==> flow/config.mk <==
export PLATFORM = sky130hd
export DESIGN_NAME = SelectionSort_custom_SIMD_instruction
export DESIGN_NICKNAME = SelectionSort_custom_SIMD_instruction
export VERILOG_FILES = /design/flow/design.v
export SDC_FILE = /design/flow/constraint.sdc
export NUM_CORES = 4
export LEC_CHECK = 0
export CAP_MARGIN = 20
export CORE_MARGIN = 2
export CORE_UTILIZATION = 45
export SETUP_SLACK_MARGIN = 0.59
export SLEW_MARGIN = 20
==> flow/design.v <==
module SelectionSort_custom_SIMD_instruction (clk, reset, 
	in_v, rd, vrd1, vrd2, 
		in_data, in_vdata1, in_vdata2, 
	out_v, out_rd, out_vrd1, out_vrd2, 
		out_data, out_vdata1, out_vdata2);
	input clk, reset;
	input in_v;
	input [4:0] rd;
	input [2:0] vrd1, vrd2;			
	input [32-1:0] in_data;
	input [256-1:0] in_vdata1, in_vdata2;	
	output out_v;
	output [4:0] out_rd;
	output [2:0] out_vrd1, out_vrd2;	
	output  [32-1:0] out_data;
	output [256-1:0] out_vdata1, out_vdata2;
	reg [13-1:0] valid_sr;
	reg [5*13-1:0] rd_sr; 
	reg [3*13-1:0] vrd1_sr, vrd2_sr;
	always @(posedge clk) begin
		if (reset) begin
			valid_sr<=0; rd_sr<=0; vrd1_sr<=0; vrd2_sr<=0;
		end else begin
			valid_sr<= (valid_sr<<1)|in_v;			
			  rd_sr <= (   rd_sr<<5)| rd;
			vrd1_sr <= ( vrd1_sr<<3)|vrd1; 
			vrd2_sr <= ( vrd2_sr<<3)|vrd2;
		end
	end
	assign out_v   =valid_sr[  13-1];
	assign out_rd  =   rd_sr[5*13-1-:5];
	assign out_vrd1= vrd1_sr[3*13-1-:3]; 
	assign out_vrd2= vrd2_sr[3*13-1-:3];
	wire [255:0] in_valid, out_valid;
	assign in_valid = in_v ? in_vdata1 : 0;
	assign out_vdata1 = out_v ? out_valid : 0;
	SelectionSort selection_sort(.clock(clk), .in(in_valid), .out(out_valid));
	assign out_data = 0;
	assign out_vdata2 = 0;
endmodule  
module SelectionSort
(
  input wire clock,
  input wire [255:0] in,
  output wire [255:0] out
);
  wire [31:0] in_array [7:0];
  wire [31:0] out_array [7:0];
  wire [31:0] intermediate [95:0];
  genvar i;
  for (i=0; i<8; i=i+1) begin
    assign in_array[i] = in[((i+1)*32)-1 -: 32];
  end
  genvar j;
  for (j=0; j<8; j=j+1) begin
    assign out[((j+1)*32)-1 -: 32] = out_array[j];
  end
  CAS_unit cas0_1(clock, in_array[0], in_array[1], intermediate[0], intermediate[1]);
  SR_module nopx_1(clock, in_array[2], intermediate[2]);
  SR_module nopx_2(clock, in_array[3], intermediate[3]);
  SR_module nopx_3(clock, in_array[4], intermediate[4]);
  SR_module nopx_4(clock, in_array[5], intermediate[5]);
  SR_module nopx_5(clock, in_array[6], intermediate[6]);
  SR_module nopx_6(clock, in_array[7], intermediate[7]);
  CAS_unit cas0_2(clock, intermediate[0], intermediate[2], intermediate[8], intermediate[10]);
  SR_module nopx_7(clock, intermediate[1], intermediate[9]);
  SR_module nopx_8(clock, intermediate[3], intermediate[11]);
  SR_module nopx_9(clock, intermediate[4], intermediate[12]);
  SR_module nopx_10(clock, intermediate[5], intermediate[13]);
  SR_module nopx_11(clock, intermediate[6], intermediate[14]);
  SR_module nopx_12(clock, intermediate[7], intermediate[15]);
  CAS_unit cas0_3(clock, intermediate[8], intermediate[11], intermediate[16], intermediate[19]);
  CAS_unit cas4(clock, intermediate[9], intermediate[10], intermediate[17], intermediate[18]);
  SR_module nopx_13(clock, intermediate[12], intermediate[20]);
  SR_module nopx_14(clock, intermediate[13], intermediate[21]);
  SR_module nopx_15(clock, intermediate[14], intermediate[22]);
  SR_module nopx_16(clock, intermediate[15], intermediate[23]);
  CAS_unit cas0_4(clock, intermediate[16], intermediate[20], intermediate[24], intermediate[28]);
  CAS_unit cas6(clock, intermediate[17], intermediate[19], intermediate[25], intermediate[27]);
  SR_module nop17(clock, intermediate[18], intermediate[26]);
  SR_module nop18(clock, intermediate[21], intermediate[29]);
  SR_module nop19(clock, intermediate[22], intermediate[30]);
  SR_module nop20(clock, intermediate[23], intermediate[31]);
  CAS_unit cas0_5(clock, intermediate[24], intermediate[29], intermediate[32], intermediate[37]);
  CAS_unit cas8(clock, intermediate[25], intermediate[28], intermediate[33], intermediate[36]);
  CAS_unit cas9(clock, intermediate[26], intermediate[27], intermediate[34], intermediate[35]);
  SR_module nop21(clock, intermediate[30], intermediate[38]);
  SR_module nop22(clock, intermediate[31], intermediate[39]);
  CAS_unit cas0_6(clock, intermediate[32], intermediate[38], intermediate[40], intermediate[46]);
  CAS_unit cas11(clock, intermediate[33], intermediate[37], intermediate[41], intermediate[45]);
  CAS_unit cas12(clock, intermediate[34], intermediate[36], intermediate[42], intermediate[44]);
  SR_module nop23(clock, intermediate[35], intermediate[43]);
  SR_module nop24(clock, intermediate[39], intermediate[47]);
  CAS_unit cas0_7(clock, intermediate[40], intermediate[47], intermediate[48], intermediate[55]);
  CAS_unit cas14(clock, intermediate[41], intermediate[46], intermediate[49], intermediate[54]);
  CAS_unit cas15(clock, intermediate[42], intermediate[45], intermediate[50], intermediate[53]);
  CAS_unit cas16(clock, intermediate[43], intermediate[44], intermediate[51], intermediate[52]);
  SR_module nop0_1(clock, intermediate[48], intermediate[56]);
  CAS_unit cas17(clock, intermediate[49], intermediate[55], intermediate[57], intermediate[63]);
  CAS_unit cas18(clock, intermediate[50], intermediate[54], intermediate[58], intermediate[62]);
  CAS_unit cas19(clock, intermediate[51], intermediate[53], intermediate[59], intermediate[61]);
  SR_module nop26(clock, intermediate[52], intermediate[60]);
  SR_module nop0_2(clock, intermediate[56], intermediate[64]);
  SR_module nop28(clock, intermediate[57], intermediate[65]);
  CAS_unit cas20(clock, intermediate[58], intermediate[63], intermediate[66], intermediate[71]);
  CAS_unit cas21(clock, intermediate[59], intermediate[62], intermediate[67], intermediate[70]);
  CAS_unit cas22(clock, intermediate[60], intermediate[61], intermediate[68], intermediate[69]);
  SR_module nop0_3(clock, intermediate[64], intermediate[72]);
  SR_module nop30(clock, intermediate[65], intermediate[73]);
  SR_module nop31(clock, intermediate[66], intermediate[74]);
  CAS_unit cas23(clock, intermediate[67], intermediate[71], intermediate[75], intermediate[79]);
  CAS_unit cas24(clock, intermediate[68], intermediate[70], intermediate[76], intermediate[78]);
  SR_module nop32(clock, intermediate[69], intermediate[77]);
  SR_module nop0_4(clock, intermediate[72], intermediate[80]);
  SR_module nop34(clock, intermediate[73], intermediate[81]);
  SR_module nop35(clock, intermediate[74], intermediate[82]);
  SR_module nop36(clock, intermediate[75], intermediate[83]);
  CAS_unit cas25(clock, intermediate[76], intermediate[79], intermediate[84], intermediate[87]);
  CAS_unit cas26(clock, intermediate[77], intermediate[78], intermediate[85], intermediate[86]);
  SR_module nop0_5(clock, intermediate[80], intermediate[88]);
  SR_module nop38(clock, intermediate[81], intermediate[89]);
  SR_module nop39(clock, intermediate[82], intermediate[90]);
  SR_module nop40(clock, intermediate[83], intermediate[91]);
  SR_module nop41(clock, intermediate[84], intermediate[92]);
  CAS_unit cas27(clock, intermediate[85], intermediate[87], intermediate[93], intermediate[95]);
  SR_module nop42(clock, intermediate[86], intermediate[94]);
  SR_module nop0_6(clock, intermediate[88], out_array[0]);
  SR_module nop44(clock, intermediate[89], out_array[1]);
  SR_module nop45(clock, intermediate[90], out_array[2]);
  SR_module nop46(clock, intermediate[91], out_array[3]);
  SR_module nop47(clock, intermediate[92], out_array[4]);
  SR_module nop48(clock, intermediate[93], out_array[5]);
  CAS_unit cas28(clock, intermediate[94], intermediate[95], out_array[6], out_array[7]);
endmodule
module CAS_unit(clk, inA, inB, outA, outB);
	input clk;
	input [31:0] inA;
	input [31:0] inB;
	output reg [31:0] outA;
	output reg [31:0] outB;
	always @(posedge clk) begin
		if (inA<inB) begin
			outA<=inA; outB<=inB;
		end else begin
			outB<=inA; outA<=inB;
		end
	end
endmodule  
module SR_module(clk, din, dout);
	input clk;
	input      [31:0] din;
	output reg [31:0] dout;
	always @(posedge clk) dout<=din;
endmodule  
==> flow/run.sh <==
#!/bin/bash
# the make line also repeats each setting of config.mk as NAME=value (left out here)
make -C /OpenROAD-flow-scripts/flow DESIGN_CONFIG=/design/flow/config.mk WORK_HOME=/design/flow/orfs CLKGATE_MAP_FILE= finish
==> flow/constraint.sdc <==
create_clock -name core_clock -period 3.73 [get_ports {clk}]
set_input_delay 0.7460 -clock core_clock [delete_from_list [all_inputs] [get_ports {clk}]]
set_output_delay 0.7460 -clock core_clock [all_outputs]
set_load 0.01 [all_outputs]
==> results_dict.tcl, run 1 <==
# yosys + openroad results
set metrics [dict create \
    status "no timing/DRC/antenna violations" \
    p_seq_share_pct 41.1 \
    routedWlPerCell_um 18.9 \
    ys_warn_count 4 \
    grt_pass1_wl_um 399000 \
    xor_share_pct 0 \
    max_cap_viol_count 0 \
    vias 65700 \
    critPathBufInv 3 \
    die-area_mm2 0.269 \
    top_area_cell "dfxtp_1" \
    tool_warnings 317 \
    synth-edff-count 0 \
    combinationalPowerShare_pct 32.7 \
    swShare_pct 31.9 \
    cp-startpoint "valid_sr[12]" \
    cts_inserted_buffers 351 \
    ys_seq_elements 3484 \
    post_dp_cell_area_mm2 0.127 \
    core_area_mm2 0.263 \
    r2r-end "selection_sort.cas28.outA[3]" \
    vdd.ir_drop.worst_mv 0.626 \
    synth_adder_area_share_pct 9.11 \
    dieWidth_um 519 \
    dp.final_hpwl_um 205000 \
    p_int_uw 95200 \
    cts_tree "yes" \
    insertion_delay_ns 0.90 \
    synthTopCellsByArea "dfxtp_1, mux2_2, ha_1" \
    seq_cell_power_uw 57300 \
    finalInstanceArea_mm2 0.140 \
    post-route-period-util_pct 85.8 \
    holdCritPathClass "input port to flip-flop" \
    portBuffers 537 \
    min_period_ns 3.20 \
    synth_seq_share_pct 58.5 \
    synth-simple-area-share_pct 6.11 \
    crit_family "buffers and inverters" \
    synth_cell_types 56 \
    yosys_cells 9544 \
    postSynthCellCount 9544 \
    cp_slowest_cell "clkdlybuf4s50_1" \
    rsz0062_at_grt "true" \
    timing.fmax_mhz 312 \
    skew_ns 0.0681 \
    critPathMaxFanout 80 \
    ios 1114 \
    final_max_slew_viol_count 0 \
    grt_max_degree 82 \
    comb_cell_power_uw 45700 \
    place_congestion 0.872 \
    drcViolationCount 0 \
    crit_arrival_ns 2.45 \
    flop_cell "dfxtp_1" \
    worst_pin_slew_ns 0.736 \
    reg2reg_depth 9 \
    area_delta_synth_final_pct 17.6 \
    synthArstFlopShare_pct 0 \
    ys_top_cells_by_count "dfxtp_1, mux2_2, inv_1, ha_1, and2_1" \
    gr-total-overflow 0 \
    cts_root_buf "clkbuf_16" \
    clock-sinks 3484 \
    synth.avg_cell_area_um2 12.5 \
    tns_ns 0 \
    fin_nets 11700 \
    max-slew-margin-rel_pct 50.7 \
    drt_iter0_drc 2616 \
    compound_area_share_pct 3.55 \
    holdPathEnd "rd_sr[21]" \
    htreeDepth 5 \
    path_cells "buf_12, buf_16, and2_1, clkdlybuf4s50_1" \
    antenna_found_initial 21 \
    grtUsageTotal_pct 19.2 \
    clkPwrFrac_pct 26.2 \
    ant_nets 0 \
    p_leak_uw 0.0623 \
    p_switching_uw 44500 \
    max_stage_delay_ns 0.54 \
    endpoint "out_vdata1[81]" \
    path_depth 4 \
    clk_path_buf_depth 4 \
    rows 188 \
    min_path_cells 2 \
    core_util_floorplan_pct 45.3 \
    die_y_um 519 \
    wirelength_um 266000 \
    vias_per_cell 4.66 \
    cp-end-kind "output port" \
    ys_sh_mux_pct 16.9 \
    hold_start "reset" \
    p_clk_uw 36600 \
    rrSetupSlack_ns 0.67 \
    finalHoldViolations 0 \
    top_cell "dfxtp_1" \
    finalSetupViolations 0 \
    rr_startpoint "selection_sort.cas27.outB[1]" \
    maxPowerGroup "registers" \
    power.density_mw_per_mm2 997 \
    cts.clk_slew.worst_paths_ns 0.06 \
    ctsHoldBuffers 0 \
    required_ns 2.98 \
    grt_pass1_vias 66500 \
    yosysTopAreaCellShare_pct 58.5 \
    start_kind "flip-flop" \
    dr.pass1.iters 5 \
    syn_area_mm2 0.119 \
    synthTopLogicFamily "multiplexers" \
    yosys-stat-area_mm2 0.119 \
    critPathKind "flip-flop to output port" \
]
## per-layer routing
layer	vias to the layer above	share of wire (%)	GRT usage (%)
met5	-	0	0
met4	0	2.9	5.87
met3	429	3.7	2.89
met2	1185	44	29.9
met1	31100	50	27.4
li1	33000	-	-
## through the flow
step	utilization (%)	setup slack (ns)	std cells	power [uW]	hold slack [ns]
after floorplan	-	0.636	9831	89100	0.310
after detailed placement	48.5	0.126	13400	103000	0.312
after CTS	53.2	0.422	14100	141000	0.155
final	53.3	0.529	14100	140000	0.219
after global routing	53.3	0.384	14100	148000	0.197
after global placement	48.5	0.120	13400	102000	0.310
## layout make-up
class | instances | area [um^2]
well taps | 3515 | 4400
diodes | 20 | 50.0
clock inverters | 163 | 2350
fillers | 22500 | 123000
multi-input cells | 4932 | 43700
repair buffers | 642 | 6640
clock buffers | 469 | 9950
flip-flops and latches | 3484 | 69800
inverters | 873 | 3280
## what timing repair did
item / in CTS / in global routing
endpoints found under the setup margin: 506 / 426
hold endpoints to repair: 0 / 0
gates cloned: 2 / 3
gates resized: 133 / 45
pin swaps: 3 / 3
setup buffers: 13 / 2
==> run 2, diff against run 1 <==
CAP_MARGIN = 40   (was 20)
CORE_UTILIZATION = 72   (was 45)
CTS_CLUSTER_DIAMETER = 396   (was default)
CTS_CLUSTER_SIZE = 14   (was default)
PLACE_DENSITY = 0.95   (was default)
SETUP_SLACK_MARGIN = 0.37   (was 0.59)
TNS_END_PERCENT = 5   (was default)
clock period = 2.94 ns   (was 3.73 ns; I/O delays follow)
==> results_dict.tcl, run 2 <==
# yosys + openroad results
set metrics [dict create \
    timing.fmax_mhz 281 \
    yosys_cells 9544 \
    grt_pass1_wl_um 452000 \
    cp_slowest_cell "a21oi_1" \
    drcViolationCount 0 \
    cp-startpoint "selection_sort.cas18.outB[15]" \
    compound_area_share_pct 3.55 \
    max-slew-margin-rel_pct 42.7 \
    r2r-end "selection_sort.cas21.outB[23]" \
    swShare_pct 35.4 \
    skew_ns 0.0945 \
    endpoint "selection_sort.cas21.outB[23]" \
    check-failures "negative setup slack" \
    critPathBufInv 4 \
    ys_sh_mux_pct 16.9 \
    reg2reg_depth 11 \
    cts.clk_slew.worst_paths_ns 0.07 \
    start_kind "flip-flop" \
    n_fill_cell 7533 \
    comb_cell_power_uw 75700 \
    worst_pin_slew_ns 0.850 \
    dp.final_hpwl_um 208000 \
    ios 1114 \
    min_path_cells 4 \
    htreeDepth 5 \
    power.density_mw_per_mm2 1330 \
    rows 149 \
    finalSetupViolations 786 \
    p_clk_uw 35100 \
    clkPwrFrac_pct 18.8 \
    seq_cell_power_uw 75400 \
    critPathKind "flip-flop to flip-flop" \
    place_congestion 0.962 \
    max_cap_viol_count 0 \
    finalHoldViolations 0 \
    dr.pass1.iters 6 \
    synth_adder_area_share_pct 9.11 \
    top_area_cell "dfxtp_1" \
    min_period_ns 3.56 \
    p_int_uw 120000 \
    critPathMaxFanout 7 \
    ys_seq_elements 3484 \
    clock-sinks 3484 \
    vias 75000 \
    fin_ws_ns -0.617 \
    path_cells "inv_1, ha_1, a21oi_1, o21ai_1, a21oi_2, buf_4, a21oi_2, nor4_4, buf_6, clkbuf_16, mux2_2" \
    die_y_um 411 \
    grt_pass1_vias 75400 \
    portBuffers 537 \
    wirelength_um 343000 \
    clk_path_buf_depth 4 \
    critPathMostFrequentCell "a21oi_2" \
    path_depth 11 \
    gr-total-overflow 0 \
    rr_startpoint "selection_sort.cas18.outB[15]" \
    core_util_floorplan_pct 72.4 \
    maxPowerGroup "combinational cells" \
    post_dp_cell_area_mm2 0.128 \
    synth.avg_cell_area_um2 12.5 \
    rrSetupSlack_ns -0.62 \
    final_max_slew_viol_count 0 \
    dp_worst_setup_slack_ns -0.421 \
    vias_per_cell 5.87 \
    postSynthCellCount 9544 \
    fin_nets 12000 \
    die-area_mm2 0.169 \
    synthTopCellsByArea "dfxtp_1, mux2_2, ha_1" \
    top_cell "dfxtp_1" \
    xor_share_pct 0 \
    ys_top_cells_by_count "dfxtp_1, mux2_2, inv_1, ha_1, and2_1" \
    max_stage_delay_ns 0.51 \
    yosys-stat-area_mm2 0.119 \
    core_area_mm2 0.165 \
    cp-end-kind "flip-flop" \
    p_switching_uw 65900 \
    drt_iter0_drc 6301 \
    grt_max_degree 113 \
    flop_cell "dfxtp_1" \
    p_seq_share_pct 40.5 \
    required_ns 3.77 \
    ys_warn_count 4 \
    dieWidth_um 411 \
    synthTopLogicFamily "multiplexers" \
    tool_warnings 321 \
    crit_family "AND-OR/OR-AND gates" \
    grtUsageTotal_pct 35.4 \
    antenna_found_initial 35 \
    insertion_delay_ns 0.98 \
    cts_inserted_buffers 298 \
    status "failed layout checks" \
    synthArstFlopShare_pct 0 \
    p_leak_uw 0.0640 \
    synth_cell_types 56 \
    hold_start "in_v" \
    area_delta_synth_final_pct 17.4 \
    power_uw 186000 \
    synth_seq_share_pct 58.5 \
    syn_area_mm2 0.119 \
    crit_arrival_ns 4.38 \
    holdWs_ns 0.0960 \
    ant_nets 0 \
    cts_tree "yes" \
    vdd.ir_drop.worst_mv 1.08 \
    routedWlPerCell_um 26.8 \
    cts_root_buf "clkbuf_16" \
    rsz0062_at_grt "true" \
    synth-simple-area-share_pct 6.11 \
    holdCritPathClass "input port to flip-flop" \
    post-route-period-util_pct 121 \
    combinationalPowerShare_pct 40.7 \
    synth-edff-count 0 \
    finalInstanceArea_mm2 0.140 \
    final_util_pct 85.0 \
    yosysTopAreaCellShare_pct 58.5 \
    holdPathEnd "selection_sort.cas0_1.outB[1]" \
]
[run 2: final cells by class]
type	instances	area [um^2]	share of cell area (%)
antenna	10	25.0	0.0179
clock buffer	310	7720	5.52
clock inverter	4	42.5	0.0304
inverter	873	3280	2.35
multi-input combinational	4932	45700	32.6
sequential	3484	69900	50.0
tap	2189	2740	1.96
timing repair buffer	965	10500	7.52
[run 2: stage by stage]
stage	setup TNS, ns	instances
2_1_floorplan	0	9831
3_3_place_gp	-30.77	12300
3_5_place_dp	-37.69	12300
4_1_cts	-27.43	12700
5_1_grt	-147.04	12800
6_report	-94.52	12800
[run 2: routing by layer]
| layer | vias up | GRT usage (%) | routed length, um |
|---|---|---|---|
| met5 | - | 0 | 135 |
| met4 | 20 | 19.9 | 28700 |
| met3 | 1500 | 6.05 | 24300 |
| met2 | 3948 | 60.8 | 162000 |
| met1 | 36200 | 42.0 | 127000 |
| li1 | 33300 | - | - |
[run 2: what timing repair did]
action,CTS,global route
endpoints found under the setup margin,1985,1986
pin swaps,19,72
gates resized,253,672
buffers inserted,29,31
cloned,17,39
hold buffers,0,0
==> run 3, diff against run 2 <==
CAP_MARGIN = 35   (was 40)
CORE_ASPECT_RATIO = 0.67   (was default)
CORE_UTILIZATION = 62   (was 72)
CTS_CLUSTER_DIAMETER = 26   (was 396)
CTS_CLUSTER_SIZE = 57   (was 14)
GPL_ROUTABILITY_DRIVEN = 1   (was default)
HOLD_SLACK_MARGIN = 0.23   (was default)
PLACE_DENSITY = default   (was 0.95)
SETUP_SLACK_MARGIN = default   (was 0.37)
TNS_END_PERCENT = 85   (was 5)
clock period = 2.46 ns   (was 2.94 ns; I/O delays follow)
==> results_dict.tcl, run 3 <==
# yosys + openroad results
set metrics [dict create \
    ys_top_cells_by_count "dfxtp_1, mux2_2, inv_1, ha_1, and2_1" \
    clock-sinks 3484 \
    rows 131 \
    cp-end-kind "flip-flop" \
    ys_sh_mux_pct 16.9 \
    hold_start "in_vdata1[21]" \
    gr-total-overflow 0 \
    critPathKind "flip-flop to flip-flop" \
    fin_ws_ns -0.639 \
    max_cap_viol_count 0 \
    critPathMaxFanout 8 \
    synth-simple-area-share_pct 6.11 \
    path_cells "inv_1, ha_1, a21oi_1, o21ai_0, buf_4, a221oi_1, buf_4, a21oi_4, nor2_4, buf_12, clkbuf_16, mux2_4" \
    dr.pass1.iters 6 \
    start_kind "flip-flop" \
    min_path_cells 4 \
    required_ns 3.23 \
    skew_ns 0.102 \
    place_congestion 0.948 \
    final_util_pct 85.0 \
    p_int_uw 176000 \
    endpoint "selection_sort.cas0_2.outB[14]" \
    routedWlPerCell_um 24.6 \
    synth-edff-count 0 \
    xor_share_pct 0 \
    vias 79200 \
    dp.final_hpwl_um 227000 \
    clkPwrFrac_pct 26.6 \
    mi_logic_area_mm2 0.0482 \
    crit_arrival_ns 3.87 \
    max-slew-margin-rel_pct 59.5 \
    min_period_ns 3.10 \
    comb_cell_power_uw 106000 \
    synthArstFlopShare_pct 0 \
    finalSetupViolations 1950 \
    critPathMostFrequentCell "buf_4" \
    cts_inserted_buffers 470 \
    finalHoldViolations 0 \
    core_area_mm2 0.191 \
    final_max_slew_viol_count 0 \
    grt_pass1_wl_um 489000 \
    area_delta_synth_final_pct 36.0 \
    grtUsageTotal_pct 33.0 \
    cts.clk_slew.worst_paths_ns 0.06 \
    cp_slowest_cell "a221oi_1" \
    tool_warnings 325 \
    grt_max_degree 129 \
    ys_seq_elements 3484 \
    busiest_layer "met2" \
    synthTopCellsByArea "dfxtp_1, mux2_2, ha_1" \
    holdCritPathClass "input port to flip-flop" \
    postSynthCellCount 9544 \
    grtUsageMet1_pct 46.1 \
    r2r-end "selection_sort.cas0_2.outB[14]" \
    yosysTopAreaCellShare_pct 58.5 \
    syn_area_mm2 0.119 \
    placedCellCount 13400 \
    p_clk_uw 71000 \
    combinationalPowerShare_pct 39.7 \
    cts_root_buf "clkbuf_16" \
    synthTopLogicFamily "multiplexers" \
    critPathBufInv 5 \
    p_seq_share_pct 33.8 \
    reg2reg_depth 12 \
    compound_area_share_pct 3.55 \
    synth_seq_share_pct 58.5 \
    top_area_cell "dfxtp_1" \
    rrSetupSlack_ns -0.64 \
    insertion_delay_ns 0.94 \
    drt_iter0_drc 6370 \
    flop_cell "dfxtp_1" \
    path_depth 12 \
    vdd.ir_drop.worst_mv 1.03 \
    die-area_mm2 0.196 \
    met2_usage_pct 52.4 \
    seq_cell_power_uw 90300 \
    tns_ns -528.00 \
    vias_per_cell 5.36 \
    grt_util_met3_pct 6.85 \
    cts_tree "yes" \
    yosys_cells 9544 \
    timing.fmax_mhz 323 \
    p_leak_uw 0.0751 \
    post-route-period-util_pct 126 \
    core_util_floorplan_pct 62.5 \
    grt_pass1_vias 79700 \
    fin_nets 13200 \
    rr_startpoint "selection_sort.nopx_1.dout[5]" \
    antenna_found_initial 20 \
    wirelength_um 363000 \
    swShare_pct 34.0 \
    portBuffers 537 \
    max_stage_delay_ns 0.38 \
    seq_area_mm2 0.0701 \
    crit_family "buffers and inverters" \
    ios 1114 \
    p_switching_uw 91000 \
    synth_adder_area_share_pct 9.11 \
    status "failed layout checks" \
    yosys-stat-area_mm2 0.119 \
    check-failures "negative setup slack" \
    fin_cells 14800 \
    htreeDepth 5 \
    clk_path_buf_depth 4 \
    cp-startpoint "selection_sort.nopx_1.dout[5]" \
    holdPathEnd "selection_sort.cas0_1.outB[21]" \
    maxPowerGroup "combinational cells" \
    drcViolationCount 0 \
    ant_nets 0 \
    dieWidth_um 540 \
    worst_pin_slew_ns 0.607 \
    power.density_mw_per_mm2 1650 \
    die_y_um 363 \
    synth_cell_types 56 \
    n_fill_cell 9006 \
    ys_warn_count 4 \
    rsz0062_at_grt "true" \
    top_cell "dfxtp_1" \
    synth.avg_cell_area_um2 12.5 \
]
==> run 3: cell type report <==
cell class | count | share of cell area (%)
antenna | 9 | 0.0139
inverter | 873 | 2.03
tap | 2527 | 1.95
sequential | 3484 | 43.3
timing repair buffer | 2057 | 12.7
clock inverter | 377 | 2.86
clock buffer | 504 | 7.50
multi-input combinational | 4931 | 29.7
==> run 3: stage by stage <==
step | power (uW) | setup slack, ns | hold slack [ns] | cell area [um^2]
2_1_floorplan | 140000 | -0.179 | 0.310 | 122000
6_report | 267000 | -0.639 | 0.279 | 162000
5_1_grt | 277000 | -0.737 | 0.284 | 162000
3_5_place_dp | 173000 | -0.867 | 0.312 | 136000
3_3_place_gp | 170000 | -0.907 | 0.310 | 136000
4_1_cts | 251000 | -0.558 | 0.235 | 157000
==> run 3: layer usage <==
metal	part of all wire (%)	up-vias	wire length, um
li1	-	36400	-
met1	44	39000	159000
met2	46	3169	165000
met3	7.7	672	28100
met4	2.7	8	9750
met5	0.014	-	49
==> run 3: timing repair <==
action / in CTS / in global routing
gates cloned: 35 / 60
setup endpoints to repair: 1985 / 2049
setup buffers: 35 / 79
resized: 467 / 860
pin swaps: 45 / 116
hold buffers: 233 / 0
hold endpoints to repair: 256 / 0
==> run 4, diff against run 3 <==
CORE_UTILIZATION = 58   (was 62)
CTS_CLUSTER_SIZE = 23   (was 57)
PLACE_DENSITY_LB_ADDON = 0.04   (was default)
SETUP_SLACK_MARGIN = -0.07   (was default)
clock period = 1.58 ns   (was 2.46 ns; I/O delays follow)
==> results_dict.tcl, run 4 <==
# yosys + openroad results
set metrics [dict create \
    p_leak_uw 0.0808 \
    min_period_ns 2.93 \
    r2r-end "selection_sort.cas12.outA[5]" \
    core_util_floorplan_pct 58.2 \
    compound_area_share_pct 3.55 \
    status "failed layout checks" \
    die-area_mm2 0.209 \
    holdCritPathClass "input port to flip-flop" \
    rsz0062_at_grt "true" \
    skew_ns 0.116 \
    dieWidth_um 558 \
    place_congestion 0.958 \
    worst_pin_slew_ns 0.982 \
    power.density_mw_per_mm2 2560 \
    area_delta_synth_final_pct 44.5 \
    dp_worst_setup_slack_ns -1.75 \
    seq_cell_power_uw 141000 \
    vias_per_cell 5.14 \
    yosys_cells 9544 \
    postSynthCellCount 9544 \
    grt_pass1_vias 83000 \
    synthTopLogicFamily "multiplexers" \
    fin_nets 14200 \
    cts.clk_slew.worst_paths_ns 0.06 \
    tns_ns -2184.89 \
    synth.avg_cell_area_um2 12.5 \
    clock-sinks 3484 \
    reg2reg_depth 12 \
    portBuffers 537 \
    fin_cells 16000 \
    routedWlPerCell_um 23.5 \
    timing.fmax_mhz 341 \
    power_uw 440000 \
    critPathMaxFanout 8 \
    cts_inserted_buffers 489 \
    drcViolationCount 0 \
    endpoint "selection_sort.cas12.outA[5]" \
    dr.pass1.iters 6 \
    clkPwrFrac_pct 26.2 \
    synth_seq_share_pct 58.5 \
    crit_arrival_ns 3.70 \
    cts_tree "yes" \
    synth_cell_types 56 \
    path_depth 12 \
    finalSetupViolations 2060 \
    maxPowerGroup "combinational cells" \
    top_cell "dfxtp_1" \
    ys_top_cells_by_count "dfxtp_1, mux2_2, inv_1, ha_1, and2_1" \
    drt_iter0_drc 6021 \
    cp_slowest_cell "or4_4" \
    hold_start "in_vdata1[32]" \
    wirelength_um 376000 \
    synth_adder_area_share_pct 9.11 \
    antenna_found_initial 14 \
    crit_family "simple AND/OR/NAND/NOR gates" \
    ios 1114 \
    grt_max_degree 144 \
    htreeDepth 5 \
    critPathKind "flip-flop to flip-flop" \
    syn_area_mm2 0.119 \
    comb_cell_power_uw 184000 \
    min_path_cells 4 \
    tool_warnings 328 \
    p_clk_uw 116000 \
    rrSetupSlack_ns -1.35 \
    top_area_cell "dfxtp_1" \
    post-route-period-util_pct 185 \
    finalHoldViolations 0 \
    final_util_pct 84.1 \
    flop_cell "dfxtp_1" \
    cp-end-kind "flip-flop" \
    check-failures "negative setup slack" \
    max_cap_viol_count 0 \
    required_ns 2.35 \
    p_seq_share_pct 32.0 \
    core_area_mm2 0.205 \
    clk_path_buf_depth 4 \
    rows 136 \
    p_int_uw 293000 \
    gr-total-overflow 0 \
    critPathMostFrequentCell "buf_6" \
    dp.final_hpwl_um 238000 \
    xor_share_pct 0 \
    die_y_um 375 \
    insertion_delay_ns 0.98 \
    swShare_pct 33.3 \
    cp-startpoint "selection_sort.cas8.outB[29]" \
    ys_seq_elements 3484 \
    synth-simple-area-share_pct 6.11 \
    p_switching_uw 147000 \
    grtUsageTotal_pct 32.3 \
    ant_nets 0 \
    fin_ws_ns -1.35 \
    final_max_slew_viol_count 0 \
    synthArstFlopShare_pct 0 \
    grt_pass1_wl_um 507000 \
    placedCellCount 14500 \
    path_cells "inv_2, ha_4, and4_4, nand4_1, or4_4, a21oi_4, nor2_4, buf_12, buf_6, buf_6, buf_16, mux2_4" \
    yosysTopAreaCellShare_pct 58.5 \
    yosys-stat-area_mm2 0.119 \
    synthTopCellsByArea "dfxtp_1, mux2_2, ha_1" \
    max_stage_delay_ns 0.59 \
    rr_startpoint "selection_sort.cas8.outB[29]" \
    vias 82200 \
    combinationalPowerShare_pct 41.7 \
    critPathBufInv 5 \
    vdd.ir_drop.worst_mv 1.56 \
    cts_root_buf "clkbuf_16" \
    holdPathEnd "selection_sort.cas0_1.outA[0]" \
    synth-edff-count 0 \
    start_kind "flip-flop" \
    ys_sh_mux_pct 16.9 \
    ys_warn_count 4 \
    max-slew-margin-rel_pct 34.5 \
]
-- run 4: per-layer routing --
layer	GRT usage, %	vias up	wire [um]
li1	-	38300	-
met1	45.5	40400	167000
met2	49.8	2870	169000
met3	7.81	611	31600
met4	7.60	2	8890
met5	0	-	13
-- run 4: timing repair --
| action | CTS | global route |
|---|---|---|
| hold endpoints to repair | 412 | 0 |
| resized | 867 | 1196 |
| endpoints found under the setup margin | 2060 | 2060 |
| pin swaps | 69 | 179 |
| gates cloned | 36 | 97 |
| setup buffers | 64 | 87 |
| hold buffers | 300 | 0 |
-- run 4: area by class of cell --
| cell class | instances | area [um^2] |
|---|---|---|
| antenna | 6 | 15.0 |
| clock buffer | 557 | 12900 |
| clock inverter | 363 | 4740 |
| fill | 10300 | 32500 |
| inverter | 873 | 3290 |
| multi-input combinational | 4931 | 49400 |
| sequential | 3484 | 70200 |
| tap | 2760 | 3450 |
| timing repair buffer | 3011 | 28100 |
-- run 4: stage by stage --
stage	cell area, um^2	hold slack, ns
6_report	172000	0.271
5_1_grt	172000	0.274
4_1_cts	165000	0.238
3_5_place_dp	142000	0.312
3_3_place_gp	142000	0.310
2_1_floorplan	121000	0.310
==> run 5, diff against run 4 <==
CORE_ASPECT_RATIO = 0.87   (was 0.67)
CORE_UTILIZATION = 70   (was 58)
HOLD_SLACK_MARGIN = default   (was 0.23)
PLACE_DENSITY_LB_ADDON = default   (was 0.04)
SETUP_SLACK_MARGIN = -0.19   (was -0.07)
clock period = 3.16 ns   (was 1.58 ns; I/O delays follow)
==> results_dict.tcl, run 5 <==
# yosys + openroad results
set metrics [dict create \
    holdCritPathClass "input port to flip-flop" \
    finalInstanceArea_mm2 0.146 \
    synth.avg_cell_area_um2 12.5 \
    rr_startpoint "selection_sort.nop24.dout[30]" \
    xor_share_pct 0 \
    cp_slowest_cell "or3_1" \
    area_delta_synth_final_pct 22.4 \
    ys_sh_mux_pct 16.9 \
    grtUsageTotal_pct 37.3 \
    required_ns 3.96 \
    drt_iter0_drc 6268 \
    final_util_pct 86.1 \
    critPathMaxFanout 48 \
    clk_path_buf_depth 4 \
    p_seq_share_pct 37.3 \
    cts_root_buf "clkbuf_16" \
    max_stage_delay_ns 0.49 \
    check-failures "negative setup slack" \
    skew_ns 0.0682 \
    timing.fmax_mhz 289 \
    status "failed layout checks" \
    power.density_mw_per_mm2 1300 \
    max-slew-margin-rel_pct 47.2 \
    fin_nets 12000 \
    r2r-end "selection_sort.cas0_7.outA[21]" \
    seq_cell_power_uw 70500 \
    postSynthCellCount 9544 \
    yosys_cells 9544 \
    critPathKind "flip-flop to flip-flop" \
    holdPathEnd "selection_sort.nopx_2.dout[9]" \
    ys_seq_elements 3484 \
    die_y_um 389 \
    rrSetupSlack_ns -0.30 \
    fin_ws_ns -0.301 \
    path_depth 8 \
    core_area_mm2 0.170 \
    top_area_cell "dfxtp_1" \
    combinationalPowerShare_pct 30.2 \
    syn_area_mm2 0.119 \
    holdWs_ns 0.0979 \
    antenna_found_initial 52 \
    comb_cell_power_uw 57100 \
    synth-edff-count 0 \
    core_util_floorplan_pct 70.3 \
    p_switching_uw 63400 \
    finalSetupViolations 186 \
    rows 141 \
    crit_family "simple AND/OR/NAND/NOR gates" \
    post_dp_cell_area_mm2 0.127 \
    critPathBufInv 2 \
    yosys-stat-area_mm2 0.119 \
    start_kind "flip-flop" \
    ys_top_cells_by_count "dfxtp_1, mux2_2, inv_1, ha_1, and2_1" \
    endpoint "selection_sort.cas0_7.outA[21]" \
    crit_arrival_ns 4.26 \
    yosysTopAreaCellShare_pct 58.5 \
    flop_cell "dfxtp_1" \
    worst_pin_slew_ns 0.784 \
    synthTopLogicFamily "multiplexers" \
    dieWidth_um 446 \
    cts_inserted_buffers 561 \
    final_max_slew_viol_count 0 \
    vias_per_cell 5.66 \
    grt_pass1_wl_um 488000 \
    reg2reg_depth 8 \
    path_cells "inv_1, ha_1, nand4_1, or3_1, nor4_2, a211o_2, clkbuf_8, mux2_2" \
    ios 1114 \
    min_period_ns 3.46 \
    ys_warn_count 4 \
    vias 75400 \
    gr-total-overflow 0 \
    dp.final_hpwl_um 211000 \
    swShare_pct 33.5 \
    synthArstFlopShare_pct 0 \
    p_leak_uw 0.0649 \
    grt_pass1_vias 79300 \
    synth-simple-area-share_pct 6.11 \
    vdd.ir_drop.worst_mv 0.956 \
    dr.pass1.iters 6 \
    maxPowerGroup "registers" \
    cts_tree "yes" \
    p_clk_uw 61700 \
    routedWlPerCell_um 25.7 \
    synthTopCellsByArea "dfxtp_1, mux2_2, ha_1" \
    clkPwrFrac_pct 32.6 \
    cts.clk_slew.worst_paths_ns 0.07 \
    min_path_cells 2 \
    synth_cell_types 56 \
    tns_ns -25.96 \
    cp-startpoint "selection_sort.nop24.dout[30]" \
    synth_adder_area_share_pct 9.11 \
    hold_start "in_v" \
    max_cap_viol_count 0 \
    p_int_uw 126000 \
    clock-sinks 3484 \
    die-area_mm2 0.174 \
    ctsHoldBuffers 0 \
    synth_seq_share_pct 58.5 \
    drcViolationCount 0 \
    cp-end-kind "flip-flop" \
    insertion_delay_ns 0.95 \
    compound_area_share_pct 3.55 \
    post-route-period-util_pct 110 \
    finalHoldViolations 0 \
    top_cell "dfxtp_1" \
    grt_max_degree 124 \
    place_congestion 0.940 \
    wirelength_um 342000 \
    portBuffers 537 \
    htreeDepth 6 \
    ant_nets 0 \
    tool_warnings 320 \
]
-- run 5: area by class of cell --
type	instances	area [um^2]
Antenna cell	15	37.5
Clock buffer	675	15300
Clock inverter	326	3730
Fill cell	7383	23600
Inverter	873	3280
Multi-Input combinational cell	4931	43600
Sequential cell	3484	69800
Tap cell	2288	2860
Timing Repair Buffer	718	7300
-- run 5: metrics by stage --
step                      total power [uW]  setup WS (ns)  std cells
final                               189000         -0.301      13300
after global routing                196000         -0.205      13300
after CTS                           187000         -0.115      13300
after detailed placement            123000         -0.338      12300
after global placement              121000         -0.277      12300
after floorplan                     105000        -0.0613       9831
-- run 5: what timing repair did --
action	4_1_cts	5_1_grt
buffers inserted	5	0
gates resized	0	7
setup endpoints to repair	257	181
-- run 5: layer usage --
layer,up-vias,global-route usage [%],wire length [um]
met2,3573,62.6,164000
met3,1128,7.31,23500
met1,36800,46.2,137000
li1,33800,-,-
met4,36,17.9,18000
met5,-,0,273
==> run 6, diff against run 5 <==
ABC_AREA = 1   (was default)
CAP_MARGIN = 20   (was 35)
CELL_PAD_IN_SITES_DETAIL_PLACEMENT = 2   (was default)
CELL_PAD_IN_SITES_GLOBAL_PLACEMENT = 0   (was default)
CORE_ASPECT_RATIO = 0.52   (was 0.87)
CORE_UTILIZATION = 15   (was 70)
CTS_CLUSTER_DIAMETER = default   (was 26)
CTS_CLUSTER_SIZE = 56   (was 23)
GPL_ROUTABILITY_DRIVEN = 0   (was 1)
GPL_TIMING_DRIVEN = 1   (was default)
HOLD_SLACK_MARGIN = 0.13   (was default)
MAX_ROUTING_LAYER = met5   (was default)
MIN_ROUTING_LAYER = met1   (was default)
SETUP_SLACK_MARGIN = default   (was -0.19)
SLEW_MARGIN = 15   (was 20)
TNS_END_PERCENT = 90   (was 85)
clock period = 4.5 ns   (was 3.16 ns; I/O delays follow)
==> results_dict.tcl, run 6 <==
# yosys + openroad results
set metrics [dict create \
    ys_sh_mux_pct 0 \
    mi_logic_area_mm2 0.0450 \
    synth_cell_types 34 \
    antenna_found_initial 228 \
    synthTopCellsByArea "dfxtp_1, nand2_1, ha_1" \
    grt_max_degree 131 \
    htreeDepth 5 \
    wirelength_um 638000 \
    swShare_pct 46.7 \
    ys_top_cells_by_count "nand2_1, dfxtp_1, nand3_1, inv_1, ha_1" \
    synth-simple-area-share_pct 23.3 \
    clock-sinks 3484 \
    p_int_uw 69500 \
    core_area_mm2 0.836 \
    crit_family "buffers and inverters" \
    synth-edff-count 0 \
    drcViolationCount 0 \
    rr_startpoint "selection_sort.cas18.outB[15]" \
    critPathMaxFanout 121 \
    top_cell "nand2_1" \
    cts_tree "yes" \
    rrSetupSlack_ns 0.50 \
    start_kind "flip-flop" \
    comb_cell_power_uw 48200 \
    synthTopLogicFamily "simple AND/OR/NAND/NOR gates" \
    maxPowerGroup "registers" \
    p_clk_uw 32000 \
    rsz0062_at_grt "false" \
    crit_arrival_ns 3.27 \
    status "no timing/DRC/antenna violations" \
    holdPathEnd "selection_sort.nop45.dout[3]" \
    cts.clk_slew.worst_paths_ns 0.07 \
    cts_setup_buffers 0 \
    max_cap_viol_count 0 \
    max_stage_delay_ns 0.81 \
    yosysTopAreaCellShare_pct 55.4 \
    clk_path_buf_depth 5 \
    endpoint "out_vdata1[241]" \
    combinationalPowerShare_pct 37.0 \
    cp-startpoint "valid_sr[12]" \
    synth_adder_area_share_pct 8.63 \
    synth.avg_cell_area_um2 8.59 \
    path_cells "buf_12, nand2_1, inv_1, clkdlybuf4s50_1" \
    seq_cell_power_uw 50100 \
    cts_root_buf "clkbuf_16" \
    die_y_um 664 \
    grtUsageTotal_pct 14.4 \
    p_switching_uw 60800 \
    finalSetupViolations 0 \
    yosys_cells 14600 \
    die-area_mm2 0.847 \
    p_leak_uw 0.0713 \
    xor_share_pct 0 \
    final_max_slew_viol_count 0 \
    min_period_ns 4.17 \
    worst_pin_slew_ns 1.00 \
    core_util_floorplan_pct 15.1 \
    syn_area_mm2 0.126 \
    min_path_cells 0 \
    dieWidth_um 1270 \
    tns_ns 0 \
    grt_pass1_vias 118000 \
    n_fill_cell 96300 \
    cts_inserted_buffers 351 \
    tool_warnings 320 \
    clkPwrFrac_pct 24.5 \
    yosys-stat-area_mm2 0.126 \
    max-slew-margin-rel_pct 32.7 \
    critPathBufInv 3 \
    insertion_delay_ns 1.15 \
    postSynthCellCount 14600 \
    cp_slowest_cell "dfxtp_4" \
    holdWs_ns 0.168 \
    portBuffers 537 \
    critPathKind "flip-flop to output port" \
    vias_per_cell 4.12 \
    ios 1114 \
    dp.final_hpwl_um 465000 \
    hold_start "selection_sort.nop39.dout[3]" \
    seq_area_mm2 0.0698 \
    vdd.ir_drop.worst_mv 0.822 \
    finalHoldViolations 0 \
    post-route-period-util_pct 92.7 \
    rows 242 \
    grt_pass1_wl_um 889000 \
    flop_cell "dfxtp_1" \
    reg2reg_depth 13 \
    cts_resized 0 \
    ctsHoldBuffers 0 \
    drt_iter0_drc 11500 \
    top_area_cell "dfxtp_1" \
    skew_ns 0.256 \
    cp-end-kind "output port" \
    gr-total-overflow 0 \
    ys_warn_count 4 \
    ys_seq_elements 3484 \
    r2r-end "selection_sort.cas21.outB[6]" \
    p_seq_share_pct 38.5 \
    synth_seq_share_pct 55.4 \
    holdCritPathClass "flip-flop to flip-flop" \
    fin_nets 16400 \
    synthArstFlopShare_pct 0 \
    dr.pass1.iters 6 \
    path_depth 4 \
    timing.fmax_mhz 240 \
    routedWlPerCell_um 24.2 \
    power.density_mw_per_mm2 851 \
    ant_nets 0 \
    vias 109000 \
    required_ns 3.60 \
    compound_area_share_pct 2.64 \
    area_delta_synth_final_pct 21.7 \
]
[run 6: per-layer routing]
layer,GRT usage (%),part of all wire [%],up-vias
met5,0.0563,0.16,-
met4,8.27,6.9,140
met3,4.03,9.1,2535
met2,23.2,45,6388
met1,17.3,39,53900
li1,-,-,45800
[run 6: stage by stage]
stage | total power [uW] | setup slack, ns | cell area [um^2] | cells | util (%)
after floorplan | 71200 | 1.55 | 127000 | 14900 | -
after global placement | 84600 | 0.987 | 141000 | 25700 | 16.9
after detailed placement | 92600 | 0.603 | 141000 | 25700 | 16.9
after CTS | 128000 | 0.210 | 153000 | 26300 | 18.3
after global routing | 135000 | 0.137 | 153000 | 26400 | 18.3
final | 130000 | 0.327 | 153000 | 26400 | 18.3
[run 6: final cells by class]
cell class	count	area share, %
sequential	3484	45.6
multi-input combinational	8841	29.4
tap	11100	9.07
clock buffer	474	6.45
inverter	1677	4.11
timing repair buffer	616	3.96
clock inverter	146	1.39
antenna	57	0.0931
==> run 7, diff against run 6 <==
ABC_AREA = default   (was 1)
CELL_PAD_IN_SITES_DETAIL_PLACEMENT = default   (was 2)
CELL_PAD_IN_SITES_GLOBAL_PLACEMENT = default   (was 0)
CORE_ASPECT_RATIO = default   (was 0.52)
CORE_UTILIZATION = 45   (was 15)
CTS_CLUSTER_SIZE = default   (was 56)
GPL_ROUTABILITY_DRIVEN = default   (was 0)
GPL_TIMING_DRIVEN = default   (was 1)
HOLD_SLACK_MARGIN = default   (was 0.13)
MAX_ROUTING_LAYER = default   (was met5)
MIN_ROUTING_LAYER = default   (was met1)
SLEW_MARGIN = 20   (was 15)
TNS_END_PERCENT = default   (was 90)
clock period = 3.35 ns   (was 4.5 ns; I/O delays follow)
==> results_dict.tcl, run 7 <==
# yosys + openroad results
set metrics [dict create \
    critPathBufInv 3 \
    dieWidth_um 519 \
    cts.clk_slew.worst_paths_ns 0.06 \
    combinationalPowerShare_pct 32.5 \
    ys_sh_mux_pct 16.9 \
    ctsHoldBuffers 0 \
    status "no timing/DRC/antenna violations" \
    p_int_uw 107000 \
    gr-total-overflow 0 \
    area_delta_synth_final_pct 18.1 \
    htreeDepth 5 \
    syn_area_mm2 0.119 \
    hold_start "in_v" \
    seq_cell_power_uw 64100 \
    timing.fmax_mhz 300 \
    grt_max_degree 75 \
    synth_adder_area_share_pct 9.11 \
    max_stage_delay_ns 0.51 \
    clk_path_buf_depth 4 \
    maxPowerGroup "registers" \
    cp_slowest_cell "o21ai_1" \
    p_seq_share_pct 41.1 \
    n_fill_cell 22300 \
    p_clk_uw 41300 \
    post-route-period-util_pct 99.6 \
    postSynthCellCount 9544 \
    rrSetupSlack_ns 0.01 \
    fin_cells 14100 \
    core_area_mm2 0.263 \
    tool_warnings 316 \
    max-slew-margin-rel_pct 48.9 \
    cp-startpoint "selection_sort.cas0_5.outB[1]" \
    min_path_cells 2 \
    finalSetupViolations 0 \
    skew_ns 0.0919 \
    placedCellCount 13500 \
    required_ns 4.15 \
    antenna_found_initial 22 \
    ys_seq_elements 3484 \
    r2r-end "selection_sort.cas11.outB[7]" \
    reg2reg_depth 10 \
    grt_pass1_wl_um 401000 \
    synth.avg_cell_area_um2 12.5 \
    fin_nets 11800 \
    holdPathEnd "selection_sort.nopx_3.dout[15]" \
    rr_startpoint "selection_sort.cas0_5.outB[1]" \
    p_switching_uw 48900 \
    synth-edff-count 0 \
    crit_arrival_ns 4.13 \
    vias 65700 \
    yosys-stat-area_mm2 0.119 \
    dp.final_hpwl_um 205000 \
    path_depth 10 \
    ant_nets 0 \
    vias_per_cell 4.65 \
    power.density_mw_per_mm2 1110 \
    drcViolationCount 0 \
    ys_top_cells_by_count "dfxtp_1, mux2_2, inv_1, ha_1, and2_1" \
    cts_tree "yes" \
    dr.pass1.iters 5 \
    synthArstFlopShare_pct 0 \
    synth-simple-area-share_pct 6.11 \
    finalHoldViolations 0 \
    crit_family "AND-OR/OR-AND gates" \
    xor_share_pct 0 \
    post_dp_cell_area_mm2 0.128 \
    min_period_ns 3.34 \
    grt_pass1_vias 67200 \
    mi_logic_area_mm2 0.0436 \
    place_congestion 0.864 \
    final_max_slew_viol_count 0 \
    synth_cell_types 56 \
    clkPwrFrac_pct 26.4 \
    critPathMaxFanout 49 \
    core_util_floorplan_pct 45.3 \
    path_cells "inv_1, ha_1, a2111oi_0, nor4_1, o21ai_1, a31oi_1, buf_4, nor3_4, buf_12, mux2_2" \
    finalInstanceArea_mm2 0.141 \
    portBuffers 537 \
    yosys_cells 9544 \
    max_cap_viol_count 0 \
    start_kind "flip-flop" \
    ios 1114 \
    grtUsageTotal_pct 19.3 \
    synth_seq_share_pct 58.5 \
    cts_inserted_buffers 362 \
    cp-end-kind "flip-flop" \
    top_area_cell "dfxtp_1" \
    synthTopLogicFamily "multiplexers" \
    comb_cell_power_uw 50700 \
    worst_pin_slew_ns 0.759 \
    rows 188 \
    synthTopCellsByArea "dfxtp_1, mux2_2, ha_1" \
    flop_cell "dfxtp_1" \
    die-area_mm2 0.269 \
    wirelength_um 266000 \
    clock-sinks 3484 \
    routedWlPerCell_um 18.8 \
    endpoint "selection_sort.cas11.outB[7]" \
    die_y_um 519 \
    final_util_pct 53.5 \
    critPathKind "flip-flop to flip-flop" \
    drt_iter0_drc 2553 \
    seq_area_mm2 0.0698 \
    swShare_pct 31.3 \
    cts_root_buf "clkbuf_16" \
    insertion_delay_ns 0.98 \
    vdd.ir_drop.worst_mv 0.686 \
    p_leak_uw 0.0617 \
    yosysTopAreaCellShare_pct 58.5 \
    holdCritPathClass "input port to flip-flop" \
    compound_area_share_pct 3.55 \
    top_cell "dfxtp_1" \
    ys_warn_count 4 \
]
==> run 7: per-stage QoR <==
step | TNS (ns) | power, uW | hold WS [ns] | setup WS, ns
floorplan | 0 | 99200 | 0.310 | 0.0907
global route | -0.00236 | 165000 | 0.0565 | -0.00123
global placement | -5.20 | 115000 | 0.310 | -0.0998
CTS | -0.377 | 158000 | 0.00871 | -0.0231
finish | 0 | 156000 | 0.0858 | 0.0144
detailed placement | -6.35 | 116000 | 0.312 | -0.155
==> run 7: what timing repair did <==
| action | 4_1_cts | 5_1_grt |
|---|---|---|
| pin swaps | 0 | 0 |
| buffers inserted | 6 | 0 |
| resized | 2 | 7 |
| setup endpoints to repair | 226 | 40 |
| cloned | 1 | 0 |
==> run 7: per-layer routing <==
metal | vias to the layer above | global-route usage [%] | share of wire (%)
met4 | 4 | 5.63 | 2.4
met2 | 1160 | 30.9 | 45
li1 | 33100 | - | -
met3 | 361 | 3.00 | 3.7
met1 | 31000 | 27.0 | 49
met5 | - | 0 | 0.011
==> run 7: layout make-up <==
class | instances | area share [%]
well taps | 3515 | 3.12
multi-input cells | 4931 | 31.0
flip-flops and latches | 3484 | 49.6
clock buffers | 476 | 7.30
clock inverters | 161 | 1.61
repair buffers | 689 | 5.09
diodes | 7 | 0.0124
inverters | 873 | 2.33
==> run 8, diff against run 7 <==
CAP_MARGIN = 40   (was 20)
CORE_UTILIZATION = 72   (was 45)
CTS_CLUSTER_SIZE = 35   (was default)
SETUP_SLACK_MARGIN = 0.82   (was default)
clock period = 3.1 ns   (was 3.35 ns; I/O delays follow)
==> results_dict.tcl, run 8 <==
# yosys + openroad results
set metrics [dict create \
    wirelength_um 336000 \
    clock-sinks 3484 \
    p_switching_uw 61400 \
    start_kind "flip-flop" \
    hold_start "in_v" \
    top_cell "dfxtp_1" \
    p_leak_uw 0.0643 \
    p_clk_uw 41200 \
    wl_met1_um 125000 \
    htreeDepth 5 \
    max_stage_delay_ns 0.62 \
    cp-end-kind "flip-flop" \
    synth-simple-area-share_pct 6.11 \
    holdPathEnd "selection_sort.nopx_1.dout[18]" \
    reg2reg_depth 9 \
    synth_cell_types 56 \
    seq_cell_power_uw 71400 \
    synth_seq_share_pct 58.5 \
    check-failures "negative setup slack" \
    cts_inserted_buffers 331 \
    grt_pass1_vias 74200 \
    compound_area_share_pct 3.55 \
    cts_tree "yes" \
    ys_warn_count 4 \
    rrSetupSlack_ns -0.30 \
    max_cap_viol_count 0 \
    ys_seq_elements 3484 \
    drcViolationCount 0 \
    final_max_slew_viol_count 0 \
    status "failed layout checks" \
    rows 149 \
    cp_slowest_cell "a221oi_2" \
    combinationalPowerShare_pct 37.6 \
    finalSetupViolations 208 \
    grt_max_degree 127 \
    path_depth 9 \
    die_y_um 411 \
    antenna_found_initial 22 \
    endpoint "selection_sort.cas0_6.outB[13]" \
    tool_warnings 325 \
    n_fill_cell 7328 \
    grtUsageTotal_pct 35.7 \
    dp.final_hpwl_um 216000 \
    timing.fmax_mhz 294 \
    postSynthCellCount 9544 \
    synth-edff-count 0 \
    yosysTopAreaCellShare_pct 58.5 \
    maxPowerGroup "registers" \
    core_area_mm2 0.165 \
    core_util_floorplan_pct 72.4 \
    mi_logic_area_mm2 0.0464 \
    comb_cell_power_uw 67900 \
    top_layer "met5" \
    dr.pass1.iters 6 \
    power.density_mw_per_mm2 1270 \
    rr_startpoint "selection_sort.cas0_5.outA[26]" \
    min_path_cells 2 \
    portBuffers 537 \
    cp-startpoint "selection_sort.cas0_5.outA[26]" \
    rsz0062_at_grt "true" \
    crit_family "AND-OR/OR-AND gates" \
    routedWlPerCell_um 26.1 \
    dieWidth_um 411 \
    path_cells "ha_4, nand4_1, o21ai_2, a221oi_2, a21oi_2, nor3_4, buf_6, buf_12, mux2_2" \
    cts_root_buf "clkbuf_16" \
    max-slew-margin-rel_pct 48.4 \
    p_seq_share_pct 39.6 \
    seq_area_mm2 0.0699 \
    gr-total-overflow 0 \
    clkPwrFrac_pct 22.8 \
    drt_iter0_drc 5740 \
    r2r-end "selection_sort.cas0_6.outB[13]" \
    top_area_cell "dfxtp_1" \
    required_ns 3.93 \
    synth.avg_cell_area_um2 12.5 \
    synthArstFlopShare_pct 0 \
    synthTopLogicFamily "multiplexers" \
    ys_top_cells_by_count "dfxtp_1, mux2_2, inv_1, ha_1, and2_1" \
    finalHoldViolations 0 \
    synthTopCellsByArea "dfxtp_1, mux2_2, ha_1" \
    min_period_ns 3.40 \
    post-route-period-util_pct 110 \
    die-area_mm2 0.169 \
    fin_nets 11800 \
    vias_per_cell 5.75 \
    ant_nets 0 \
    critPathBufInv 2 \
    wl_met2_um 162000 \
    swShare_pct 34.0 \
    critPathKind "flip-flop to flip-flop" \
    crit_arrival_ns 4.23 \
    grt_pass1_wl_um 452000 \
    cts.clk_slew.worst_paths_ns 0.07 \
    p_int_uw 119000 \
    flop_cell "dfxtp_1" \
    ios 1114 \
    fin_ws_ns -0.304 \
    critPathMaxFanout 8 \
    clk_path_buf_depth 4 \
    area_delta_synth_final_pct 19.1 \
    yosys_cells 9544 \
    place_congestion 0.936 \
    synth_adder_area_share_pct 9.11 \
    ys_sh_mux_pct 16.9 \
    yosys-stat-area_mm2 0.119 \
    vias 73900 \
    xor_share_pct 0 \
    worst_pin_slew_ns 0.773 \
    met3_length_um 21800 \
    final_util_pct 86.2 \
    dp_worst_setup_slack_ns -0.128 \
    vdd.ir_drop.worst_mv 1.26 \
    syn_area_mm2 0.119 \
    holdCritPathClass "input port to flip-flop" \
    skew_ns 0.0718 \
    insertion_delay_ns 0.97 \
]
[run 8: cell type report]
cell class,count,share of cell area [%]
sequential,3484,49.3
tap,2189,1.93
inverter,873,2.31
clock buffer,449,6.67
timing repair buffer,794,6.04
antenna,6,0.0106
clock inverter,126,1.05
multi-input combinational,4931,32.7
[run 8: through the flow]
stage	std cells	power, uW	cell area, um^2	TNS, ns	hold slack (ns)
detailed placement	12200	131000	128000	-5.82	0.312
floorplan	9831	112000	122000	0	0.310
finish	12900	181000	142000	-29.57	0.0910
global placement	12200	128000	128000	-19.05	0.310
global route	12800	187000	142000	-28.37	0.102
CTS	12800	173000	140000	-6.16	0.0480
[run 8: repair_timing]
item / CTS / global route
pin swaps: 0 / 55
hold buffers: 0 / 0
gates resized: 183 / 423
cloned: 3 / 34
endpoints found under the setup margin: 1998 / 2060
setup buffers: 8 / 51
[run 8: per-layer routing]
metal	track usage [%]	vias up
li1	-	33200
met1	41.7	35800
met2	61.4	3702
met3	5.76	1248
met4	21.9	14
met5	0	-
==> run 9, diff against run 8 <==
CAP_MARGIN = 20   (was 40)
CORE_UTILIZATION = 60   (was 72)
CTS_CLUSTER_SIZE = default   (was 35)
SETUP_SLACK_MARGIN = default   (was 0.82)
clock period = 3.46 ns   (was 3.1 ns; I/O delays follow)
==> results_dict.tcl, run 9 <==
# yosys + openroad results
set metrics [dict create \
    status "no timing/DRC/antenna violations" \
    ys_sh_mux_pct 16.9 \
    r2r-end "selection_sort.cas0_6.outB[2]" \
    yosysTopAreaCellShare_pct 58.5 \
    insertion_delay_ns 0.97 \
    synth_seq_share_pct 58.5 \
    seq_cell_power_uw 61800 \
    finalHoldViolations 0 \
    vdd.ir_drop.worst_mv 0.787 \
    max_stage_delay_ns 0.55 \
    clock-sinks 3484 \
    maxPowerGroup "registers" \
    yosys_cells 9544 \
    ys_seq_elements 3484 \
    p_int_uw 102000 \
    min_path_cells 2 \
    combinationalPowerShare_pct 33.3 \
    required_ns 2.77 \
    die-area_mm2 0.202 \
    cts_root_buf "clkbuf_16" \
    max_cap_viol_count 0 \
    critPathKind "flip-flop to output port" \
    final_util_pct 70.1 \
    critPathBufInv 4 \
    cp-startpoint "valid_sr[12]" \
    critPathMostFrequentCell "buf_12" \
    finalSetupViolations 0 \
    flop_cell "dfxtp_1" \
    portBuffers 537 \
    holdCritPathClass "input port to flip-flop" \
    dieWidth_um 450 \
    cp-end-kind "output port" \
    max-slew-margin-rel_pct 47.6 \
    antenna_found_initial 21 \
    ys_top_cells_by_count "dfxtp_1, mux2_2, inv_1, ha_1, and2_1" \
    synth-edff-count 0 \
    htreeDepth 5 \
    path_cells "buf_12, buf_16, buf_12, and2_1, clkdlybuf4s50_1" \
    xor_share_pct 0 \
    start_kind "flip-flop" \
    p_leak_uw 0.0611 \
    power.density_mw_per_mm2 1080 \
    synthArstFlopShare_pct 0 \
    ctsHoldBuffers 0 \
    p_clk_uw 37800 \
    syn_area_mm2 0.119 \
    drcViolationCount 0 \
    n_fill_cell 13900 \
    cts.clk_slew.worst_paths_ns 0.06 \
    grtUsageTotal_pct 25.6 \
    routedWlPerCell_um 19.9 \
    path_depth 5 \
    synth.avg_cell_area_um2 12.5 \
    post-route-period-util_pct 96.5 \
    ys_warn_count 4 \
    synth-simple-area-share_pct 6.11 \
    dr.pass1.iters 6 \
    final_max_slew_viol_count 0 \
    timing.fmax_mhz 300 \
    worst_pin_slew_ns 0.785 \
    drt_iter0_drc 2915 \
    tool_warnings 320 \
    synthTopCellsByArea "dfxtp_1, mux2_2, ha_1" \
    mi_logic_area_mm2 0.0436 \
    ios 1114 \
    core_area_mm2 0.197 \
    cts_inserted_buffers 339 \
    gr-total-overflow 0 \
    synth_cell_types 56 \
    ant_nets 0 \
    p_switching_uw 47600 \
    synth_adder_area_share_pct 9.11 \
    vias_per_cell 5.00 \
    reg2reg_depth 9 \
    yosys-stat-area_mm2 0.119 \
    clkPwrFrac_pct 25.3 \
    cts_tree "yes" \
    cp_slowest_cell "clkdlybuf4s50_1" \
    fin_nets 11700 \
    seq_area_mm2 0.0698 \
    place_congestion 0.899 \
    vias 66000 \
    grt_pass1_vias 67600 \
    hold_start "in_v" \
    skew_ns 0.0768 \
    wirelength_um 262000 \
    compound_area_share_pct 3.55 \
    crit_arrival_ns 2.65 \
    top_cell "dfxtp_1" \
    swShare_pct 31.9 \
    rr_startpoint "selection_sort.nop21.dout[28]" \
    crit_family "buffers and inverters" \
    min_period_ns 3.34 \
    top_area_cell "dfxtp_1" \
    die_y_um 450 \
    endpoint "out_vdata1[67]" \
    synthTopLogicFamily "multiplexers" \
    area_delta_synth_final_pct 16.2 \
    grt_pass1_wl_um 397000 \
    postSynthCellCount 9544 \
    rrSetupSlack_ns 0.31 \
    comb_cell_power_uw 49600 \
    holdPathEnd "selection_sort.nopx_1.dout[19]" \
    clk_path_buf_depth 4 \
    rsz0062_at_grt "false" \
    grt_max_degree 112 \
    critPathMaxFanout 39 \
    core_util_floorplan_pct 60.4 \
    dp.final_hpwl_um 201000 \
    p_seq_share_pct 41.4 \
    tns_ns 0 \
    rows 163 \
]
run 9: cell type report:
cell class,count,share of cell area [%]
clock inverters,153,1.45
repair buffers,661,4.92
diodes,6,0.0108
flip-flops and latches,3484,50.4
clock buffers,444,6.97
well taps,2640,2.39
inverters,873,2.37
multi-input cells,4931,31.5
run 9: timing repair:
item / CTS / global route
gates cloned: 1 / 0
endpoints found under the setup margin: 179 / 1
setup buffers: 6 / 0
resized: 1 / 0
run 9: metal layers:
layer,routed length (um),up-vias,track usage (%)
met1,116000,31300,32.4
met3,9420,412,3.60
met4,8380,2,8.84
met5,19,-,0
li1,-,33000,-
met2,128000,1333,44.8
run 9: per-stage QoR:
| stage | std cells | area [um^2] | power (uW) | hold WS, ns | setup slack (ns) |
|---|---|---|---|---|---|
| after floorplan | 9831 | 120000 | 96000 | 0.310 | 0.179 |
| after global placement | 12600 | 127000 | 111000 | 0.310 | -0.0928 |
| after detailed placement | 12600 | 127000 | 112000 | 0.312 | -0.0775 |
| after CTS | 13200 | 138000 | 150000 | 0.0855 | 0.0457 |
| after global routing | 13200 | 138000 | 157000 | 0.119 | 0.0228 |
| final | 13200 | 138000 | 149000 | 0.152 | 0.121 |
==> run 10, diff against run 9 <==
CAP_MARGIN = 35   (was 20)
CORE_ASPECT_RATIO = 0.67   (was default)
CORE_UTILIZATION = 27   (was 60)
CTS_CLUSTER_DIAMETER = 220   (was default)
CTS_CLUSTER_SIZE = 23   (was default)
GPL_ROUTABILITY_DRIVEN = 1   (was default)
HOLD_SLACK_MARGIN = 0.23   (was default)
MAX_ROUTING_LAYER = met5   (was default)
PLACE_DENSITY_LB_ADDON = 0.04   (was default)
SETUP_SLACK_MARGIN = -0.23   (was default)
SLEW_MARGIN = 40   (was 20)
TNS_END_PERCENT = 85   (was default)
clock period = 2.46 ns   (was 3.46 ns; I/O delays follow)
==> results_dict.tcl, run 10 <==
# yosys + openroad results
set metrics [dict create \
    status "failed layout checks" \
    check-failures "negative setup slack" \
    synthTopLogicFamily "multiplexers" \
    ant_nets 0 \
    endpoint "selection_sort.cas14.outA[8]" \
    htreeDepth 4 \
    finalSetupViolations 2049 \
    max_stage_delay_ns 0.48 \
    worst_pin_slew_ns 0.772 \
    cts_root_buf "clkbuf_16" \
    max-slew-margin-rel_pct 48.0 \
    clock-sinks 3484 \
    crit_arrival_ns 3.87 \
    portBuffers 537 \
    holdCritPathClass "flip-flop to flip-flop" \
    dp_worst_setup_slack_ns -0.954 \
    required_ns 3.24 \
    rrSetupSlack_ns -0.63 \
    postSynthCellCount 9544 \
    dieWidth_um 816 \
    path_depth 10 \
    max_cap_viol_count 0 \
    dr.pass1.iters 8 \
    synth_adder_area_share_pct 9.11 \
    tool_warnings 317 \
    area_delta_synth_final_pct 28.8 \
    top_cell "dfxtp_1" \
    syn_area_mm2 0.119 \
    hold_start "selection_sort.nop36.dout[20]" \
    maxPowerGroup "combinational cells" \
    core_util_floorplan_pct 27.1 \
    wirelength_um 346000 \
    p_switching_uw 73800 \
    rsz0062_at_grt "true" \
    grt_pass1_wl_um 502000 \
    timing.fmax_mhz 323 \
    synth.avg_cell_area_um2 12.5 \
    fin_nets 13500 \
    die-area_mm2 0.447 \
    cts_tree "yes" \
    p_int_uw 141000 \
    seq_area_mm2 0.0699 \
    synth-edff-count 0 \
    min_path_cells 0 \
    power.density_mw_per_mm2 1400 \
    vias 71700 \
    post_dp_cell_area_mm2 0.143 \
    cts_inserted_buffers 173 \
    clkPwrFrac_pct 14.5 \
    finalInstanceArea_mm2 0.153 \
    grt_max_degree 86 \
    ys_seq_elements 3484 \
    swShare_pct 34.4 \
    yosys_cells 9544 \
    synthTopCellsByArea "dfxtp_1, mux2_2, ha_1" \
    holdWs_ns 0.285 \
    critPathMaxFanout 18 \
    final_max_slew_viol_count 0 \
    r2r-end "selection_sort.cas14.outA[8]" \
    post-route-period-util_pct 126 \
    met2_usage_pct 22.8 \
    top_area_cell "dfxtp_1" \
    ys_warn_count 4 \
    rr_startpoint "selection_sort.cas11.outA[0]" \
    grt_pass1_vias 76300 \
    cp-end-kind "flip-flop" \
    vias_per_cell 3.99 \
    drcViolationCount 0 \
    p_clk_uw 31200 \
    place_congestion 0.793 \
    grtUsageTotal_pct 15.0 \
    gr-total-overflow 0 \
    die_y_um 548 \
    finalHoldViolations 0 \
    routedWlPerCell_um 19.3 \
    cts.clk_slew.worst_paths_ns 0.10 \
    synth_cell_types 56 \
    ys_top_cells_by_count "dfxtp_1, mux2_2, inv_1, ha_1, and2_1" \
    xor_share_pct 0 \
    critPathBufInv 3 \
    compound_area_share_pct 3.55 \
    clk_path_buf_depth 4 \
    flop_cell "dfxtp_1" \
    antenna_found_initial 28 \
    grt_util_met3_pct 1.58 \
    insertion_delay_ns 0.93 \
    start_kind "flip-flop" \
    grtUsageMet1_pct 23.1 \
    holdPathEnd "selection_sort.nop40.dout[20]" \
    cp_slowest_cell "a2111oi_2" \
    seq_cell_power_uw 87300 \
    path_cells "nand2b_1, a31oi_1, nor4_1, o2111ai_1, buf_4, a2111oi_2, nor4_4, buf_12, buf_12, mux2_2" \
    p_seq_share_pct 40.6 \
    comb_cell_power_uw 96300 \
    critPathKind "flip-flop to flip-flop" \
    crit_family "simple AND/OR/NAND/NOR gates" \
    critPathMostFrequentCell "buf_12" \
    mi_logic_area_mm2 0.0450 \
    tns_ns -829.25 \
    busiest_layer "met1" \
    fin_ws_ns -0.631 \
]
-- run 10: cell type report --
class	instances	share of cell area, %
multi-input combinational	4931	29.3
sequential	3484	45.5
clock inverter	10	0.118
timing repair buffer	2636	15.2
tap	5829	4.75
inverter	873	2.14
antenna	16	0.0261
clock buffer	176	2.86
-- run 10: stage by stage --
| stage | cells | util, % |
|---|---|---|
| final | 18000 | 35.0 |
| after CTS | 17900 | 34.6 |
| after detailed placement | 17400 | 32.7 |
| after global routing | 17900 | 35.0 |
| after global placement | 17400 | 32.7 |
| after floorplan | 9831 | - |
-- run 10: timing repair --
item	in CTS	in global routing
gates cloned	17	15
setup endpoints to repair	1985	2049
gates resized	332	331
buffers inserted	34	20
hold buffers	281	0
endpoints found under the hold margin	411	0
pin swaps	27	57
-- run 10: layer usage --
layer | vias up | wire (um)
met1 | 34100 | 189000
met4 | 0 | 5450
met2 | 924 | 142000
met3 | 273 | 9400
met5 | - | 0
li1 | 36300 | -
Power and IR drop assume default switching activity.
